== alpha ==
Design RV32I_Core, start of the top module:
module RV32I_Core (
    input  logic        clk,
    input  logic        reset,
    input  logic [31:0] instrCode,
    output logic [31:0] instrMemAddr,
    output logic        dataWe,
    output logic [31:0] dataAddr,
    output logic [31:0] dataWData,
    input  logic [31:0] dataRData,
    output logic        transfer,
    input  logic        ready
);
Size in the first run: about 4600 cells after synthesis, ~1300 flip-flops.
export LEC_CHECK = 0
export CAP_MARGIN = 20
export CORE_MARGIN = 2
export CORE_UTILIZATION = 58
export SLEW_MARGIN = 20
create_clock -name core_clock -period 5.42 [get_ports {clk}]
run.sh (not shown) runs the stock make flow with config.mk's settings and CLKGATE_MAP_FILE=.
The flow completed for alpha, but it is not clean: the layout still shows setup timing.
For beta, these inputs were changed with respect to alpha:
# alpha
export LEC_CHECK = 0
export CAP_MARGIN = 20
export CORE_MARGIN = 2
export CORE_UTILIZATION = 58
export SLEW_MARGIN = 20
create_clock -name core_clock -period 5.42 [get_ports {clk}]
# beta
export LEC_CHECK = 0
export CAP_MARGIN = 15
export CORE_MARGIN = 2
export CORE_UTILIZATION = 72
export CTS_CLUSTER_DIAMETER = 226
export CTS_CLUSTER_SIZE = 33
export SETUP_SLACK_MARGIN = -0.41
export SLEW_MARGIN = 40
create_clock -name core_clock -period 4.26 [get_ports {clk}]
Results
- beta did not finish; the tool stopped in detailed placement with error DPL-0033.
- | overall die area | beta vs alpha | better |
- In beta, die width is lower than in alpha.
- Between alpha and beta, the post-synthesis chip area from yosys does not differ in any meaningful way.
- Chip height, alpha and beta: lower on beta
- | placement row count | beta vs alpha | 13 lower |
[inputs] gamma vs beta
# beta
export LEC_CHECK = 0
export CAP_MARGIN = 15
export CORE_MARGIN = 2
export CORE_UTILIZATION = 72
export CTS_CLUSTER_DIAMETER = 226
export CTS_CLUSTER_SIZE = 33
export SETUP_SLACK_MARGIN = -0.41
export SLEW_MARGIN = 40
create_clock -name core_clock -period 4.26 [get_ports {clk}]
# gamma
export LEC_CHECK = 0
export CAP_MARGIN = 20
export CORE_MARGIN = 2
export CORE_UTILIZATION = 67
export CTS_CLUSTER_SIZE = 36
export SLEW_MARGIN = 20
create_clock -name core_clock -period 5.27 [get_ports {clk}]
Notes after the runs:
In the summary table, gamma is marked failed, with error GRT-0116 raised in global routing. On synthesized netlist net count, beta and gamma are basically level. For total core area, dividing the value from beta by the value from gamma gives 0.923. Delta (gamma minus beta): fraction of the mapped netlist area in adder cells now sits at about the same level; initial core utilization saw a decrease; post-synthesis compound-gate area fraction saw little to no change. Higher number of rows created at floorplan goes to gamma over beta. Per the comparison of gamma with beta, die extent in x up about 3.6%; chip footprint up 7200 um^2. Routability-driven placement congestion ratio, beta and gamma, higher one = beta.
[inputs] delta vs gamma
# gamma
export LEC_CHECK = 0
export CAP_MARGIN = 20
export CORE_MARGIN = 2
export CORE_UTILIZATION = 67
export CTS_CLUSTER_SIZE = 36
export SLEW_MARGIN = 20
create_clock -name core_clock -period 5.27 [get_ports {clk}]
# delta
export LEC_CHECK = 0
export CAP_MARGIN = 40
export CELL_PAD_IN_SITES_DETAIL_PLACEMENT = 2
export CELL_PAD_IN_SITES_GLOBAL_PLACEMENT = 3
export CORE_MARGIN = 2
export CORE_UTILIZATION = 71
export CTS_CLUSTER_DIAMETER = 80
export CTS_CLUSTER_SIZE = 66
export GPL_TIMING_DRIVEN = 0
export HOLD_SLACK_MARGIN = 0.14
export MAX_ROUTING_LAYER = met4
export MIN_ROUTING_LAYER = met2
export SETUP_SLACK_MARGIN = 1.8
export SLEW_MARGIN = 20
create_clock -name core_clock -period 8.0 [get_ports {clk}]
Notes after the runs:
Of delta and gamma, not a single run came through the flow clean.
Run status, gamma: aborted in global routing, error GRT-0116
Comparing gamma against delta, there is no change at all in post-synthesis sequential area ratio.
Relative to gamma, the row count measured on delta has decreased by a few percent.
Compared to gamma, delta was floorplanned on a smaller die.
Diff delta..gamma | synthesized cell count | unchanged

RV32I_Core again, from the RTL that the note above started with.
==> flow/design.v (excerpt) <==
module RV32I_Core (
    input  logic        clk,
    input  logic        reset,
    input  logic [31:0] instrCode,
    output logic [31:0] instrMemAddr,
    output logic        dataWe,
    output logic [31:0] dataAddr,
    output logic [31:0] dataWData,
    input  logic [31:0] dataRData,
    output logic        transfer,
    input  logic        ready
);
==> flow/config.mk <==
export PLATFORM = sky130hd
export DESIGN_NAME = RV32I_Core
export DESIGN_NICKNAME = RV32I_Core
export VERILOG_FILES = /design/flow/design.v
export SDC_FILE = /design/flow/constraint.sdc
export NUM_CORES = 4
export LEC_CHECK = 0
export CAP_MARGIN = 30
export CORE_MARGIN = 2
export CORE_UTILIZATION = 57
export CTS_CLUSTER_DIAMETER = 294
export GPL_ROUTABILITY_DRIVEN = 1
export PLACE_DENSITY_LB_ADDON = 0.2
export SLEW_MARGIN = 20
==> flow/constraint.sdc <==
create_clock -name core_clock -period 4.07 [get_ports {clk}]
set_input_delay 0.8140 -clock core_clock [delete_from_list [all_inputs] [get_ports {clk}]]
set_output_delay 0.8140 -clock core_clock [all_outputs]
set_load 0.01 [all_outputs]
The first run ran to the end with violations: setup timing.
Rerun with:
Settings changed: CAP_MARGIN 30 to 20, CORE_UTILIZATION 57 to 61, CTS_CLUSTER_DIAMETER 294 to default, CTS_CLUSTER_SIZE from default to 41, GPL_ROUTABILITY_DRIVEN 1 to default, MAX_ROUTING_LAYER from default to met4, PLACE_DENSITY_LB_ADDON 0.2 to default.
After rerunning: This time the run never finished: it broke off in 5_1_grt; synthesized cell count does not change; die size decreases by 6.5%; area after synthesis stays the same.
Rerun with:
Settings changed: CAP_MARGIN 20 to 15, CORE_UTILIZATION 61 to 72, CTS_CLUSTER_DIAMETER from default to 226, CTS_CLUSTER_SIZE 41 to 33, HOLD_SLACK_MARGIN from default to -0.1, MAX_ROUTING_LAYER met4 to default, SETUP_SLACK_MARGIN from default to -0.41, SLEW_MARGIN 20 to 40.
Clock period 4.07 ns to 4.26 ns, I/O delays scaled along.
Now the flow aborted during 3_5_place_dp (DPL-0033). Synthesized cell count does not change. Synthesized area is unchanged. Die size falls by about a fifth.
Rerun with:
Settings changed: CAP_MARGIN 15 to 20, CORE_UTILIZATION 72 to 57, CTS_CLUSTER_DIAMETER 226 to default, CTS_CLUSTER_SIZE 33 to default, HOLD_SLACK_MARGIN -0.1 to default, SETUP_SLACK_MARGIN -0.41 to 1.12, SLEW_MARGIN 40 to 20.
Clock period 4.26 ns to 4.07 ns, I/O delays scaled along.
Effect: With this change the flow completed and failed the layout checks on setup timing. Area after synthesis stays the same. Die area rises by 26%. Synthesized cell count does not change.
Rerun with:
Settings changed: CTS_CLUSTER_DIAMETER from default to 28, MAX_ROUTING_LAYER from default to met4, SETUP_SLACK_MARGIN 1.12 to 0.97.
- The new run produced a layout that fails on setup timing
- non-clock buffer count went down by 31
- register-to-register slack gets worse by 180 ps
- total power went up by a quarter to a third
- global-route usage went up by 7.5 points
- worst setup slack gets worse by 170 ps
Rerun with:
Settings changed: CAP_MARGIN 20 to 15, CORE_UTILIZATION 57 to 72, CTS_CLUSTER_DIAMETER 28 to 226, CTS_CLUSTER_SIZE from default to 33, MAX_ROUTING_LAYER met4 to default, SETUP_SLACK_MARGIN 0.97 to default.
Clock period 4.07 ns to 4.37 ns, I/O delays scaled along.
Result:
- This time the run did not get past 4_1_cts (DPL-0033)
- area after synthesis does not change
- die area shrinks by 21%
- synthesized cell count stays the same

Starting RTL as in the previous note.
==> flow/config.mk <==
export PLATFORM = sky130hd
export DESIGN_NAME = RV32I_Core
export DESIGN_NICKNAME = RV32I_Core
export VERILOG_FILES = /design/flow/design.v
export SDC_FILE = /design/flow/constraint.sdc
export NUM_CORES = 4
export LEC_CHECK = 0
export CAP_MARGIN = 20
export CORE_MARGIN = 2
export CORE_UTILIZATION = 40
export SLEW_MARGIN = 20
==> flow/constraint.sdc <==
create_clock -name core_clock -period 7.32 [get_ports {clk}]
set_input_delay 1.4640 -clock core_clock [delete_from_list [all_inputs] [get_ports {clk}]]
set_output_delay 1.4640 -clock core_clock [all_outputs]
set_load 0.01 [all_outputs]
The baseline went through all stages and came out clean.
Edit:
--- a/flow/config.mk
+++ b/flow/config.mk
@@ -7,5 +7,10 @@
 export LEC_CHECK = 0
-export CAP_MARGIN = 20
+export CAP_MARGIN = 30
 export CORE_MARGIN = 2
-export CORE_UTILIZATION = 40
-export SLEW_MARGIN = 20
+export CORE_UTILIZATION = 72
+export CTS_CLUSTER_DIAMETER = 42
+export CTS_CLUSTER_SIZE = 63
+export GPL_ROUTABILITY_DRIVEN = 1
+export PLACE_DENSITY = 0.41
+export SETUP_SLACK_MARGIN = 2.94
+export SLEW_MARGIN = 15
==> flow/constraint.sdc (replaced) <==
create_clock -name core_clock -period 9.99 [get_ports {clk}]
set_input_delay 1.9980 -clock core_clock [delete_from_list [all_inputs] [get_ports {clk}]]
set_output_delay 1.9980 -clock core_clock [all_outputs]
set_load 0.01 [all_outputs]
Result: The changed run died in global routing. Die area is lower by 44%. Synthesized area stays the same. Synthesized cell count stays the same.
Edit:
==> flow/config.mk (replaced) <==
export PLATFORM = sky130hd
export DESIGN_NAME = RV32I_Core
export DESIGN_NICKNAME = RV32I_Core
export VERILOG_FILES = /design/flow/design.v
export SDC_FILE = /design/flow/constraint.sdc
export NUM_CORES = 4
export LEC_CHECK = 0
export CAP_MARGIN = 20
export CORE_MARGIN = 2
export CORE_UTILIZATION = 57
export SLEW_MARGIN = 20
==> flow/constraint.sdc (replaced) <==
create_clock -name core_clock -period 4.07 [get_ports {clk}]
set_input_delay 0.8140 -clock core_clock [delete_from_list [all_inputs] [get_ports {clk}]]
set_output_delay 0.8140 -clock core_clock [all_outputs]
set_load 0.01 [all_outputs]
What happened:
- This time the run finished with negative setup slack left
- die area grows by 26%
- area after synthesis does not change
- synthesized cell count stays the same
Edit:
--- a/flow/config.mk
+++ b/flow/config.mk
@@ -9,3 +9,3 @@
 export CORE_MARGIN = 2
-export CORE_UTILIZATION = 57
+export CORE_UTILIZATION = 53
 export SLEW_MARGIN = 20
==> flow/constraint.sdc (replaced) <==
create_clock -name core_clock -period 7.32 [get_ports {clk}]
set_input_delay 1.4640 -clock core_clock [delete_from_list [all_inputs] [get_ports {clk}]]
set_output_delay 1.4640 -clock core_clock [all_outputs]
set_load 0.01 [all_outputs]
Outcome: Now the flow finished with timing, DRC and antenna clean; via count came out lower by 11%; routed wire length came out lower by 13%; flip-flop count stays the same; worst setup slack gains 1.7 ns; non-clock buffer count came out lower by 994; final cell count came out lower by 12%; hold slack loses 0.014 ns; die size came out higher by 7.5%.
Power figures rest on the tool's default switching activity, not on a simulated workload.
